Setup of v45:
==> flow/design.v (excerpt) <==
module adder_32bit(
    input clk,
    input rst,
    input [31:0] i_a,
    input [31:0] i_b,
    input i_vld,
    output reg [31:0] o_res,
    output reg o_res_vld,
    output reg overflow
);
wire [7:0] shift;
wire [23:0] al_man_a, al_man_b;
wire sign_a, sign_b, sign_res;
wire [7:0] exp_a, exp_b, exp_res;
wire [23:0] man_a, man_b, man_res;
wire [24:0] res;
wire operation_overflow;
assign sign_a = i_a[31];
assign sign_b = i_b[31];
assign exp_a = i_a[30:23];
assign exp_b = i_b[30:23];
assign man_a = (exp_a == 8'b0) ? {1'b0, i_a[22:0]} : {1'b1, i_a[22:0]};  
assign man_b = (exp_b == 8'b0) ? {1'b0, i_b[22:0]} : {1'b1, i_b[22:0]};
wire is_nan_a = ((exp_a == 8'b11111111) && (man_a[22:0] != 0));  
wire is_nan_b = ((exp_b == 8'b11111111) && (man_b[22:0] != 0));
wire is_inf_a = ((exp_a == 8'b11111111) && (man_a[22:0] == 0));
wire is_inf_b = ((exp_b == 8'b11111111) && (man_b[22:0] == 0));
wire is_zero_a = ((i_a[30:0] == 0));  
wire is_zero_b = ((i_b[30:0] == 0));
CompareAndShift32Bit u_CompareAndShift32Bit (
    .exp_a(exp_a),           
    .exp_b(exp_b),           
    .man_a(man_a),           
    .man_b(man_b),           
    .al_man_a(al_man_a),     
    .al_man_b(al_man_b),     
    .shift(shift)            
);
Addition32Bit u_Addition32Bit (
    .sign_a(sign_a),         
    .sign_b(sign_b),         
    .a(al_man_a),            
    .b(al_man_b),            
    .res(res),               
    .sign_res(sign_res)      
);
Normalization32Bit u_Normalization32Bit (
    .res(res),                                   
    .exp_base((exp_a > exp_b) ? exp_a : exp_b),  
    .man_res(man_res),                           
    .exp_res(exp_res),                           
  ...
Size: roughly 34 flip-flops, ~28,000 um^2 of cells after synthesis.
clock: 36.2 ns
lec_check: 0
abc_area: 1
cap_margin: 20
core_margin: 2
core_utilization: 70
cts_cluster_size: 86
hold_slack_margin: -0.1
max_routing_layer: met4
slew_margin: 20
run.sh (not shown) runs the stock make flow with config.mk's settings and CLKGATE_MAP_FILE=.
v45: done, clean on timing, DRC and antenna
--- input diff v45..v5 ---
Settings: a change of CORE_UTILIZATION from 70 to 65; a deleted ABC_AREA that had been 1; a deleted CTS_CLUSTER_SIZE that had been 86.
Findings:
For global-route wire length before repair, dividing the value from v5 by the value from v45 gives 1.07.
Summary of v5 over v45: fraction of the yosys area taken by sequential cells increased 0.53 points, upper clock frequency limit decreased about 8%.
Compared to v45, v5 has minimum clock period after layout 2.83 ns higher.
Cmp v5 and v45 / layout overhead on the synthesized area / higher: v5
Against v45, area figure in the yosys stat output in v5 fell by more than 10%.
Via count in v5 is 3.5% higher than in v45
v5 finished all stages; however, its layout fails the closing checks, the failures being max-capacitance violations, max-slew violations, negative setup slack.
In v5, the routed wire length came out 14 mm above the value in v45.
Changes in v17 relative to v5:
Settings: ABC_AREA now 1, previously not set; MAX_ROUTING_LAYER no longer set, was met4; CTS_CLUSTER_DIAMETER now 243, previously not set; CTS_CLUSTER_SIZE now 98, previously not set; CORE_UTILIZATION now 72, was 65; HOLD_SLACK_MARGIN no longer set, was -0.1.
==> results <==
- | v5 | all stages done | FAIL | max-capacitance violations, max-slew violations, negative setup slack |
- The final layout from v17, which completed every stage, passed the timing, DRC and antenna checks at the end of the flow.
- Via count for v17: 1,334 down relative to v5
- The setup slack of v17 is larger than that of v5.
- Relative to v5, netlist area before placement has gone up in v17.
- Compared v17 vs v5, and number of cells on the critical path is up in v17.
- Comparing v5 and v17, the higher total of clock buffers placed in the layout was measured on v17.
- v17 has floorplan die height above what v5 had.
- [compare] base=v5 new=v17: fraction of area in clock buffers and inverters barely changed; non-clock buffer count in the final layout shows a reduction of about 55%; setup slack on the worst flop-to-flop path increased 0.13 ns.
### v17 -> v37
Settings: a deleted CTS_CLUSTER_DIAMETER that had been 243; a deleted ABC_AREA that had been 1; an added HOLD_SLACK_MARGIN of 0.29; a deleted CTS_CLUSTER_SIZE that had been 98; a change of the clock period (ns, I/O delays scaled along) from 36.2 to 25.6.
--- outcome ---
Status(v37) = ERROR, stage = detailed placement (3_5_place_dp)
As far as number of input and output port buffers inserted goes, v37 and v17 are indistinguishable; the numbers are identical.
The core area number comes out lower for v37 vs v17.
Summary — number of standard-cell rows in the floorplan, v37 relative to v17: lower, by 6.
Net count of the mapped netlist | v37 below v17
v37 vs v17: effective utilization at floorplan up
Per the comparison of v37 with v17, final weighted congestion in routability-driven placement now larger, xor/xnor share of the synthesized area now larger.

== run 1 ==
Starting RTL as in the previous note.
Design adder_32bit, start of the top module:
module adder_32bit(
    input clk,
    input rst,
    input [31:0] i_a,
    input [31:0] i_b,
    input i_vld,
    output reg [31:0] o_res,
    output reg o_res_vld,
    output reg overflow
);
clock: 35.4 ns
lec_check: 0
cap_margin: 20
core_margin: 2
core_utilization: 50
cts_cluster_size: 98
slew_margin: 20
Run 1 finished all stages; layout check result: FAIL, due to setup timing.
diff inputs: run 1 => run 2
- changing CORE_UTILIZATION from 50 to 65
- removing CTS_CLUSTER_SIZE (formerly 98)
- changing the clock period (ns, I/O delays scaled along) from 35.4 to 27.0
- The remaining runs in run 1 and run 2 completed every stage, whereas run 2 halted early.
- Although it ran to completion, run 1 produced a layout that fails the final checks because of setup timing.
- Run 2 -> run 1: post-synthesis compound-gate area fraction delta 0, exact match
- Comparing run 1 against run 2, there is no change at all in synthesized cell count.
- Diff run 1 -> run 2 | setup slack at placement | decrease of 8.17 ns
- Run 2 against run 1: number of placement rows fell by about 11%, overall chip area fell by about 23%.
- Die height was lower in run 2 than in run 1.
- Looking at number of instances in the placed design, run 2 sits about 2% above run 1.
- Row floorplan core density: run 2 higher / run 1 lower
- Count of instantiated cells in the yosys netlist: run 1 vs run 2 identical
- Placement-stage cell area: lower on run 1
What run 3 does differently from run 2 at the input level:
- swapping 65 for 56 in CORE_UTILIZATION
- swapping 27.0 for 13.6 in the clock period (ns, I/O delays scaled along)
## What came out
- As far as number of library cell types mapped by synthesis is concerned, run 2 and run 3 perform about the same.
- Taking run 2 over run 3, the final HPWL from detailed placement ratio works out to 1.2.
- Run 2 has a higher pre-placement core utilization than run 3.
- Between run 3 and run 2, it is run 3 whose number of rows in the core area is higher, by 5.
- Run 3 vs run 2 — total placed cells including tap cells rose 117.
- Comparing worst setup timing slack at the placement stage for run 3 and run 2, the bigger number came from run 2.
- Taking run 2 as the reference, in run 3 chip footprint went up; vertical die size went up.
- FAIL run 3 @ global routing (5_1_grt): tool exited with error
- Run 3 vs run 2 — die width climbed by a little under 10%
The inputs of run 4 differ from those of run 3 as listed below.
- a change of CORE_UTILIZATION from 56 to 22
- a change of the clock period (ns, I/O delays scaled along) from 13.6 to 39.1
[summary]
Run 4 finished every step from synthesis to the final layout, and the layout passed the timing, DRC and antenna checks.
Die outline area ended up about 150% higher on run 4 than on run 3.
Changes observed in run 4 relative to run 3: number of placed instances, taps included went down 197, number of cell rows now larger, minimum setup slack after placement increased 18.77 ns, buffer count from post-CTS setup fixing went down.
Diff run 3..run 4 | sequential cell area fraction in the yosys report | unchanged

before:
The RTL this note starts from:
==> flow/design.v <==
`timescale 1ns / 1ps
module CompareAndShift32Bit (
    input [7:0] exp_a,
    input [7:0] exp_b,
    input [23:0] man_a,
    input [23:0] man_b,
    output reg [23:0] al_man_a,
    output reg [23:0] al_man_b,
    output reg [7:0] shift
);
    always @(*) begin
        if (exp_a > exp_b) begin
            shift = exp_a - exp_b;
            al_man_a = man_a;
            al_man_b = man_b >> shift;
        end else begin
            shift = exp_b - exp_a;
            al_man_a = man_a >> shift;
            al_man_b = man_b;
        end
    end
endmodule
`timescale 1ns / 1ps
module Addition32Bit (
    input sign_a,
    input sign_b,
    input [23:0] a,b,
    output reg [24:0] res,
    output reg sign_res
    );
    always @(*) begin
        if (sign_a == sign_b) begin
            sign_res = sign_a;   
            res = a+b;
        end
        else if (a >= b) begin
            res = a - b;
            sign_res = sign_a;
        end
        else begin
            res = b - a;
            sign_res = sign_b;
        end
    end
endmodule	
`timescale 1ns / 1ps
module Normalization32Bit (
    input [24:0] res,
    input [7:0] exp_base,
    output reg [23:0] man_res,
    output reg [7:0] exp_res,
    output reg overflow
);
    reg [24:0] normalized_result;
    integer i;
    always @(*) begin
        normalized_result = res;
        exp_res = exp_base;
        if (normalized_result[24]) begin
            normalized_result = normalized_result >> 1;
            exp_res = exp_base + 1;
        end else begin
            for (i = 0; i < 24; i = i + 1) begin
                if (normalized_result[23] == 0 && exp_res > 0) begin
                    normalized_result = normalized_result << 1;
                    exp_res = exp_res - 1;
                end
            end
            if (normalized_result == 25'b0)
                exp_res = 8'b0;
        end
        man_res = normalized_result[23:0];
        overflow = (exp_res >= 8'b11111111);
    end
endmodule
`timescale 1ns / 1ps
module adder_32bit(
    input clk,
    input rst,
    input [31:0] i_a,
    input [31:0] i_b,
    input i_vld,
    output reg [31:0] o_res,
    output reg o_res_vld,
    output reg overflow
);
wire [7:0] shift;
wire [23:0] al_man_a, al_man_b;
wire sign_a, sign_b, sign_res;
wire [7:0] exp_a, exp_b, exp_res;
wire [23:0] man_a, man_b, man_res;
wire [24:0] res;
wire operation_overflow;
assign sign_a = i_a[31];
assign sign_b = i_b[31];
assign exp_a = i_a[30:23];
assign exp_b = i_b[30:23];
assign man_a = (exp_a == 8'b0) ? {1'b0, i_a[22:0]} : {1'b1, i_a[22:0]};  
assign man_b = (exp_b == 8'b0) ? {1'b0, i_b[22:0]} : {1'b1, i_b[22:0]};
wire is_nan_a = ((exp_a == 8'b11111111) && (man_a[22:0] != 0));  
wire is_nan_b = ((exp_b == 8'b11111111) && (man_b[22:0] != 0));
wire is_inf_a = ((exp_a == 8'b11111111) && (man_a[22:0] == 0));
wire is_inf_b = ((exp_b == 8'b11111111) && (man_b[22:0] == 0));
wire is_zero_a = ((i_a[30:0] == 0));  
wire is_zero_b = ((i_b[30:0] == 0));
CompareAndShift32Bit u_CompareAndShift32Bit (
    .exp_a(exp_a),           
    .exp_b(exp_b),           
    .man_a(man_a),           
    .man_b(man_b),           
    .al_man_a(al_man_a),     
    .al_man_b(al_man_b),     
    .shift(shift)            
);
Addition32Bit u_Addition32Bit (
    .sign_a(sign_a),         
    .sign_b(sign_b),         
    .a(al_man_a),            
    .b(al_man_b),            
    .res(res),               
    .sign_res(sign_res)      
);
Normalization32Bit u_Normalization32Bit (
    .res(res),                                   
    .exp_base((exp_a > exp_b) ? exp_a : exp_b),  
    .man_res(man_res),                           
    .exp_res(exp_res),                           
    .overflow(operation_overflow)                
);
always @(posedge clk or posedge rst) begin
    if (rst) begin
        o_res <= 32'b0;
        o_res_vld <= 1'b0;
        overflow <= 1'b0;
    end else if (i_vld) begin
        if (is_nan_a || is_nan_b || (is_inf_a && is_inf_b && (sign_a != sign_b))) begin
            o_res <= 32'h7FC00000;  
            overflow <= 1'b1;
        end 
        else if (is_inf_a || is_inf_b) begin
            o_res <= is_inf_a ? i_a : i_b;  
            overflow <= 1'b1;
        end 
        else if (is_zero_a && is_zero_b) begin
            o_res <= 32'b0;  
            overflow <= 1'b0;
        end 
        else begin
        o_res <= {sign_res, exp_res, man_res[22:0]};
        o_res_vld <= 1'b1;
        overflow <= operation_overflow;
        end
        o_res_vld <= 1'b1;
    end else begin
        o_res_vld <= 1'b0;
    end
end
endmodule
make LEC_CHECK=0 ABC_AREA=1 CAP_MARGIN=20 CORE_MARGIN=2 CORE_UTILIZATION=72 CTS_CLUSTER_DIAMETER=362 SLEW_MARGIN=20 finish   # period 13.6 ns
The flow ended early for before: it failed with a tool error in detailed placement (3_5_place_dp).
diff inputs: before => after
-- flow/config.mk --
<<< before, line 7
export LEC_CHECK = 0
export ABC_AREA = 1
export CAP_MARGIN = 20
export CORE_MARGIN = 2
export CORE_UTILIZATION = 72
export CTS_CLUSTER_DIAMETER = 362
export SLEW_MARGIN = 20
>>> after, line 7
export LEC_CHECK = 0
export CAP_MARGIN = 20
export CORE_MARGIN = 2
export CORE_UTILIZATION = 12
export SLEW_MARGIN = 20
==> flow/constraint.sdc <==
create_clock -name core_clock -period 41.5 [get_ports {clk}]
set_input_delay 8.3000 -clock core_clock [delete_from_list [all_inputs] [get_ports {clk}]]
set_output_delay 8.3000 -clock core_clock [all_outputs]
set_load 0.01 [all_outputs]
### Flow results
after | status: complete | timing, DRC, antenna: pass
Compared with before, after shows a post-synthesis mux area share that is 18 points higher.
Number of cell rows (after / before): 2.3
On number of nets in the synthesized netlist: between after and before, it ends up lower for after.
Diff after and before: post-synthesis share of cell area spent on full adders, half adders and majority gates higher in after
Post-synthesis cell area: after lower than before
Number of distinct library cell variants in the gate-level netlist after synthesis, after and before: smaller value in before
Higher die area was reported by after, not before.

// adder_32bit: RTL as listed in full above, without the edits since
Settings: LEC_CHECK=0, ABC_AREA=1, CAP_MARGIN=20, CORE_MARGIN=2, CORE_UTILIZATION=61, SLEW_MARGIN=20, TNS_END_PERCENT=5; clock period 33.1 ns.
Next try:
--- a/flow/config.mk
+++ b/flow/config.mk
@@ -7,7 +7,5 @@
 export LEC_CHECK = 0
-export ABC_AREA = 1
 export CAP_MARGIN = 20
 export CORE_MARGIN = 2
-export CORE_UTILIZATION = 61
+export CORE_UTILIZATION = 40
 export SLEW_MARGIN = 20
-export TNS_END_PERCENT = 5
==> flow/constraint.sdc (replaced) <==
create_clock -name core_clock -period 39.1 [get_ports {clk}]
set_input_delay 7.8200 -clock core_clock [delete_from_list [all_inputs] [get_ports {clk}]]
set_output_delay 7.8200 -clock core_clock [all_outputs]
set_load 0.01 [all_outputs]
Core utilization came out lower by 21 points.
Clock skew is unchanged.
Worst setup slack gets better by 0.19 ns.
Final cell count decreases by about a fifth.
Global-route usage goes down by 8.6 points.
Wire length went down by a few percent.
First-iteration DRC count shrinks by about a fifth.
Hold slack gains 0.022 ns.
Critical path depth is lower by 36.
Register-to-register slack improves by 5.8 ns.
Next try:
--- a/flow/config.mk
+++ b/flow/config.mk
@@ -9,3 +9,3 @@
 export CORE_MARGIN = 2
-export CORE_UTILIZATION = 40
+export CORE_UTILIZATION = 61
 export SLEW_MARGIN = 20
==> flow/constraint.sdc (replaced) <==
create_clock -name core_clock -period 57.3 [get_ports {clk}]
set_input_delay 11.4600 -clock core_clock [delete_from_list [all_inputs] [get_ports {clk}]]
set_output_delay 11.4600 -clock core_clock [all_outputs]
set_load 0.01 [all_outputs]
After rerunning: The new run finished with timing, DRC and antenna clean; synthesized area is unchanged; die size shrinks by 34%; worst hold slack is better by 0.011 ns; clock skew stays the same; cell area decreases by 11%; wire length rose by 0.95%; core utilization came out higher by 18 points.
Next try:
--- a/flow/config.mk
+++ b/flow/config.mk
@@ -9,3 +9,3 @@
 export CORE_MARGIN = 2
-export CORE_UTILIZATION = 61
+export CORE_UTILIZATION = 40
 export SLEW_MARGIN = 20
==> flow/constraint.sdc (replaced) <==
create_clock -name core_clock -period 40.0 [get_ports {clk}]
set_input_delay 8.0000 -clock core_clock [delete_from_list [all_inputs] [get_ports {clk}]]
set_output_delay 8.0000 -clock core_clock [all_outputs]
set_load 0.01 [all_outputs]
Effect: The changed run went through all stages and came out clean. Wire length drops by 0.50%. Die area climbs by 51%. Cell count climbs by 10%.

Starts from the design.v that is shown in full above.
make LEC_CHECK=0 CAP_MARGIN=20 CORE_MARGIN=2 CORE_UTILIZATION=70 CTS_CLUSTER_SIZE=41 SETUP_SLACK_MARGIN=-2.0 SLEW_MARGIN=20 finish   # period 38.0 ns
The baseline finished but fails on negative setup slack.
Rerun with:
- CORE_UTILIZATION: 70 -> 52
- CTS_CLUSTER_SIZE: 41 -> default
- SETUP_SLACK_MARGIN: -2.0 -> default
- clock period: 38.0 -> 41.5 ns (I/O delays scaled with it)
This time the run ran to the end with no violations.
Wire length rises by 0.94%.
Global-route usage falls by 10 points.
Cell count rises by 2.2%.
Sequential share of layout area stays flat.
Rerun with:
- CORE_UTILIZATION: 52 -> 58
- HOLD_SLACK_MARGIN: default -> -0.09
- clock period: 41.5 -> 37.2 ns (I/O delays scaled with it)
Worst setup slack is worse by 0.80 ns; wire length went up slightly; cell area came out higher by a little under a tenth; global-route usage went up by 3.0 points; hold slack stays flat.
